main:
==> flow/design.v <==
module fir_filter(
    input               		clk,
    input               		n_rst,
    input  		signed	[7:0] 	din,    
    output reg 	signed 	[7:0] 	dout 
);
localparam signed B0 = -24;
localparam signed B1 = -21;
localparam signed B2 =   0;
localparam signed B3 =  37;
localparam signed B4 =  80;
localparam signed B5 = 114;
localparam signed B6 = 127;
reg signed [7:0] din_d;
reg signed [7:0] din_d1;
reg signed [7:0] din_d2;
reg signed [7:0] din_d3;
reg signed [7:0] din_d4;
reg signed [7:0] din_d5;
reg signed [7:0] din_d6;
reg signed [7:0] din_d7;
reg signed [7:0] din_d8;
reg signed [7:0] din_d9;
reg signed [7:0] din_d10;
reg signed [7:0] din_d11;
reg signed [7:0] din_d12;
wire signed [8:0] sum_w0;
wire signed [8:0] sum_w1;
wire signed [8:0] sum_w2;
wire signed [8:0] sum_w3;
wire signed [8:0] sum_w4;
wire signed [8:0] sum_w5;
wire signed [8:0] sum_w6;
wire signed [16:0] mul_0;
wire signed [16:0] mul_1;
wire signed [16:0] mul_2;
wire signed [16:0] mul_3;
wire signed [16:0] mul_4;
wire signed [16:0] mul_5;
wire signed [16:0] mul_6;
reg signed [16:0] mul_0d;
reg signed [16:0] mul_1d;
reg signed [16:0] mul_2d;
reg signed [16:0] mul_3d;
reg signed [16:0] mul_4d;
reg signed [16:0] mul_5d;
reg signed [16:0] mul_6d;
wire signed [17:0] sum_w00;
wire signed [17:0] sum_w01;
wire signed [17:0] sum_w02;
wire signed [17:0] sum_w03;
reg signed [17:0] sum_w00d;
reg signed [17:0] sum_w01d;
reg signed [17:0] sum_w02d;
reg signed [17:0] sum_w03d;
wire signed [18:0] sum_w000;
wire signed [18:0] sum_w001;
wire signed [19:0] sum_all;
wire signed [7:0] sum_finish;
always @(posedge clk or negedge n_rst) begin
	if (!n_rst) begin 
		din_d <= 8'h0;
	end
	else begin 
		din_d <= din;
	end
end
always @(posedge clk or negedge n_rst) begin
    if (!n_rst) begin 
        dout <= 8'sd0;
	end
    else begin 
        dout <= sum_finish;
	end
end
always @(posedge clk or negedge n_rst) begin
    if (!n_rst) begin
        din_d1  <= 8'sd0; 
        din_d2  <= 8'sd0; 
        din_d3  <= 8'sd0; 
        din_d4  <= 8'sd0;
        din_d5  <= 8'sd0; 
        din_d6  <= 8'sd0; 
        din_d7  <= 8'sd0; 
        din_d8  <= 8'sd0;
        din_d9  <= 8'sd0; 
        din_d10 <= 8'sd0; 
        din_d11 <= 8'sd0; 
        din_d12 <= 8'sd0;
    end else begin
        din_d1  <= din_d;
        din_d2  <= din_d1;
        din_d3  <= din_d2;
        din_d4  <= din_d3;
        din_d5  <= din_d4;
        din_d6  <= din_d5;
        din_d7  <= din_d6;
        din_d8  <= din_d7;
        din_d9  <= din_d8;
        din_d10 <= din_d9;
        din_d11 <= din_d10;
        din_d12 <= din_d11;
    end
end
assign sum_w0 = $signed(din_d) + $signed(din_d12);
assign sum_w1 = $signed(din_d1) + $signed(din_d11);
assign sum_w2 = $signed(din_d2) + $signed(din_d10);
assign sum_w3 = $signed(din_d3) + $signed(din_d9);
assign sum_w4 = $signed(din_d4) + $signed(din_d8);
assign sum_w5 = $signed(din_d5) + $signed(din_d7);
assign sum_w6 = {din_d6[7], din_d6};   
assign mul_0 = $signed(B0) * $signed(sum_w0);
assign mul_1 = $signed(B1) * $signed(sum_w1);
assign mul_2 = $signed(B2) * $signed(sum_w2);
assign mul_3 = $signed(B3) * $signed(sum_w3);
assign mul_4 = $signed(B4) * $signed(sum_w4);
assign mul_5 = $signed(B5) * $signed(sum_w5);
assign mul_6 = $signed(B6) * $signed(sum_w6);
always @(posedge clk or negedge n_rst) begin
    if (!n_rst) begin 
        mul_0d <= 17'sd0;
        mul_1d <= 17'sd0;
        mul_2d <= 17'sd0;
        mul_3d <= 17'sd0;
        mul_4d <= 17'sd0;
        mul_5d <= 17'sd0;
        mul_6d <= 17'sd0;
    end 
	else begin 
        mul_0d <= mul_0;
        mul_1d <= mul_1;
        mul_2d <= mul_2;
        mul_3d <= mul_3;
        mul_4d <= mul_4;
        mul_5d <= mul_5;
        mul_6d <= mul_6;
    end
end
assign sum_w00 = $signed(mul_0d) + $signed(mul_1d); 
assign sum_w01 = $signed(mul_2d) + $signed(mul_3d); 
assign sum_w02 = $signed(mul_4d) + $signed(mul_5d);
assign sum_w03 = $signed(mul_6d);
always @(posedge clk or negedge n_rst) begin
    if (!n_rst) begin
        sum_w00d <= 18'sd0;
        sum_w01d <= 18'sd0;
        sum_w02d <= 18'sd0;
        sum_w03d <= 18'sd0;
    end 
	else begin
        sum_w00d <= sum_w00;
        sum_w01d <= sum_w01;
        sum_w02d <= sum_w02;
        sum_w03d <= sum_w03;
    end
end
assign sum_w000 = $signed(sum_w00d) + $signed(sum_w01d); 
assign sum_w001 = $signed(sum_w02d) + $signed(sum_w03d);
assign sum_all = $signed(sum_w000) + $signed(sum_w001);
assign sum_finish =	((sum_all[19]) && (sum_all[18:16] != 3'b111))? 8'h81 : 
 					((!sum_all[19]) && (sum_all[18:16] != 3'b000))? 8'h7F : sum_all[16:9];
endmodule
Settings: LEC_CHECK=0, ABC_AREA=1, CAP_MARGIN=20, CORE_MARGIN=2, CORE_UTILIZATION=72, CTS_CLUSTER_SIZE=99, PLACE_DENSITY_LB_ADDON=0.15, SETUP_SLACK_MARGIN=0.79, SLEW_MARGIN=20; clock period 5.14 ns.
run.sh (not shown) runs the stock make flow with config.mk's settings and CLKGATE_MAP_FILE=.
#### Input delta (the feature branch over main)
# main
export LEC_CHECK = 0
export ABC_AREA = 1
export CAP_MARGIN = 20
export CORE_MARGIN = 2
export CORE_UTILIZATION = 72
export CTS_CLUSTER_SIZE = 99
export PLACE_DENSITY_LB_ADDON = 0.15
export SETUP_SLACK_MARGIN = 0.79
export SLEW_MARGIN = 20
create_clock -name core_clock -period 5.14 [get_ports {clk}]
# the feature branch
export LEC_CHECK = 0
export CAP_MARGIN = 20
export CORE_MARGIN = 2
export CORE_UTILIZATION = 40
export SLEW_MARGIN = 20
create_clock -name core_clock -period 5.55 [get_ports {clk}]
## What came out
The sequential share of layout area reported for the feature branch is greater than that of main by 4.3 points. For number of distinct library cells after synthesis, dividing the value from main by the value from the feature branch gives 0.809. The feature branch against main; synthesized cell count is down by more than 10%.

run a:
// fir_filter: RTL as listed in full above, without the edits since
Settings: LEC_CHECK=0, CAP_MARGIN=20, CORE_MARGIN=2, CORE_UTILIZATION=57, SETUP_SLACK_MARGIN=-0.19, SLEW_MARGIN=20; clock period 3.18 ns.
The layout from run a, despite a flow that completed every stage, fails the layout checks, with the failing checks listed as setup timing.
Changes in run b relative to run a:
Settings: SETUP_SLACK_MARGIN: -0.19 -> 0.88; CORE_UTILIZATION: 57 -> 50; the clock period (ns, I/O delays scaled along): 3.18 -> 4.72.
Findings:
Run b had finished all stages when the layout checks came back failing, citing setup timing. Summary: chip area, run b worse than run a. Global-route usage in run b vs run a: down 5.5 points. Of run b and run a, it is run b that has the lower highest clock frequency the design can meet. Looking at design area across run a and run b, the one that comes out lower is run b.

run 1:
RTL: the design.v shown in full above, as it stands there.
export LEC_CHECK = 0
export CAP_MARGIN = 30
export CELL_PAD_IN_SITES_DETAIL_PLACEMENT = 1
export CORE_ASPECT_RATIO = 1.82
export CORE_MARGIN = 2
export CORE_UTILIZATION = 40
export CTS_CLUSTER_SIZE = 34
export GPL_ROUTABILITY_DRIVEN = 0
export GPL_TIMING_DRIVEN = 1
export MAX_ROUTING_LAYER = met4
export MIN_ROUTING_LAYER = met2
export PLACE_DENSITY_LB_ADDON = 0.07
export SETUP_SLACK_MARGIN = -0.6
export SLEW_MARGIN = 20
create_clock -name core_clock -period 6.0 [get_ports {clk}]
Here is what was changed in the inputs of run 2 compared with run 1.
- MIN_ROUTING_LAYER: met2 -> unset
- GPL_ROUTABILITY_DRIVEN: 0 -> unset
- GPL_TIMING_DRIVEN: 1 -> unset
- CORE_UTILIZATION: 40 -> 70
- MAX_ROUTING_LAYER: met4 -> unset
- CORE_ASPECT_RATIO: 1.82 -> unset
- CTS_CLUSTER_SIZE: 34 -> unset
- PLACE_DENSITY_LB_ADDON: 0.07 -> 0.14
- SETUP_SLACK_MARGIN: -0.6 -> unset
- ABC_AREA: unset -> 1
- CELL_PAD_IN_SITES_DETAIL_PLACEMENT: 1 -> unset
- CAP_MARGIN: 30 -> 20
- the clock period (ns, I/O delays scaled along): 6.0 -> 4.52
--- outcome ---
- Run 1 reached the final stage; the timing, DRC and antenna checks on its layout passed.
- Although it ran to completion, run 2 produced a layout that fails the final checks because of negative setup slack.
- [run 2] average cell area after synthesis fell about 11% relative to run 1
- [run 2 vs run 1] final instance area: higher in run 2
- When run 2 is set beside run 1, its endpoint arrival time on the critical path turns out to be 870 ps smaller.
- | clock period minus worst slack | run 2 vs run 1 | 830 ps lower |
- On worst hold slack, run 2 tracks run 1 almost exactly.
- Comparing run 2 against run 1, there is no change at all in number of sequential cells in the layout.
- Summary — non-clock buffer count, run 2 relative to run 1: higher, by 190%.
> inputs changed (run 2 -> run 3)
- a deleted PLACE_DENSITY_LB_ADDON that had been 0.14
- an added SETUP_SLACK_MARGIN of 1.13
- an added CTS_CLUSTER_SIZE of 32
- an added PLACE_DENSITY of 0.8
- a change of CORE_UTILIZATION from 70 to 72
- a change of the clock period (ns, I/O delays scaled along) from 4.52 to 4.64
==> results <==
Run 3 did not finish: a tool error stopped it during global routing (5_1_grt). Looking at overall die height across run 3 and run 2, the one that comes out lower is run 3. Run 2 → run 3: initial core utilization has increased; number of standard cells after synthesis has remained practically unchanged; synthesis area per yosys has remained practically unchanged. [compare] base=run 2 new=run 3: total instance count after detailed placement has decreased; number of clock buffers inserted by TritonCTS now larger; area of placed instances up about 2.4%.
#### Input delta (run 4 over run 3)
- SETUP_SLACK_MARGIN changed from 1.13 to -0.11
- CTS_CLUSTER_SIZE removed (was 32)
- PLACE_DENSITY removed (was 0.8)
- PLACE_DENSITY_LB_ADDON newly set to 0.19
- the clock period (ns, I/O delays scaled along) changed from 4.64 to 4.73
--- outcome ---
Run 4: flow complete, layout not clean; failing: negative setup slack
Area of the core region essentially unchanged between run 4 and run 3.
Number of gates resized after CTS was higher in the run labelled run 3.
Run 3 -> run 4: complex-gate fraction of the synthesized area delta 0, exact match
Run 4 ended with less post-CTS repair timing setup buffer count than run 3.
Between run 4 and run 3, it is run 4 whose setup slack after placement is lower, by 56 ps.
As far as die area goes, run 4 and run 3 are indistinguishable; the numbers are identical.
Diff run 3..run 4 | width of the die | unchanged
Diff run 3..run 4 | synthesized cell count | unchanged
The run showing the smaller placement-stage cell area is run 4.
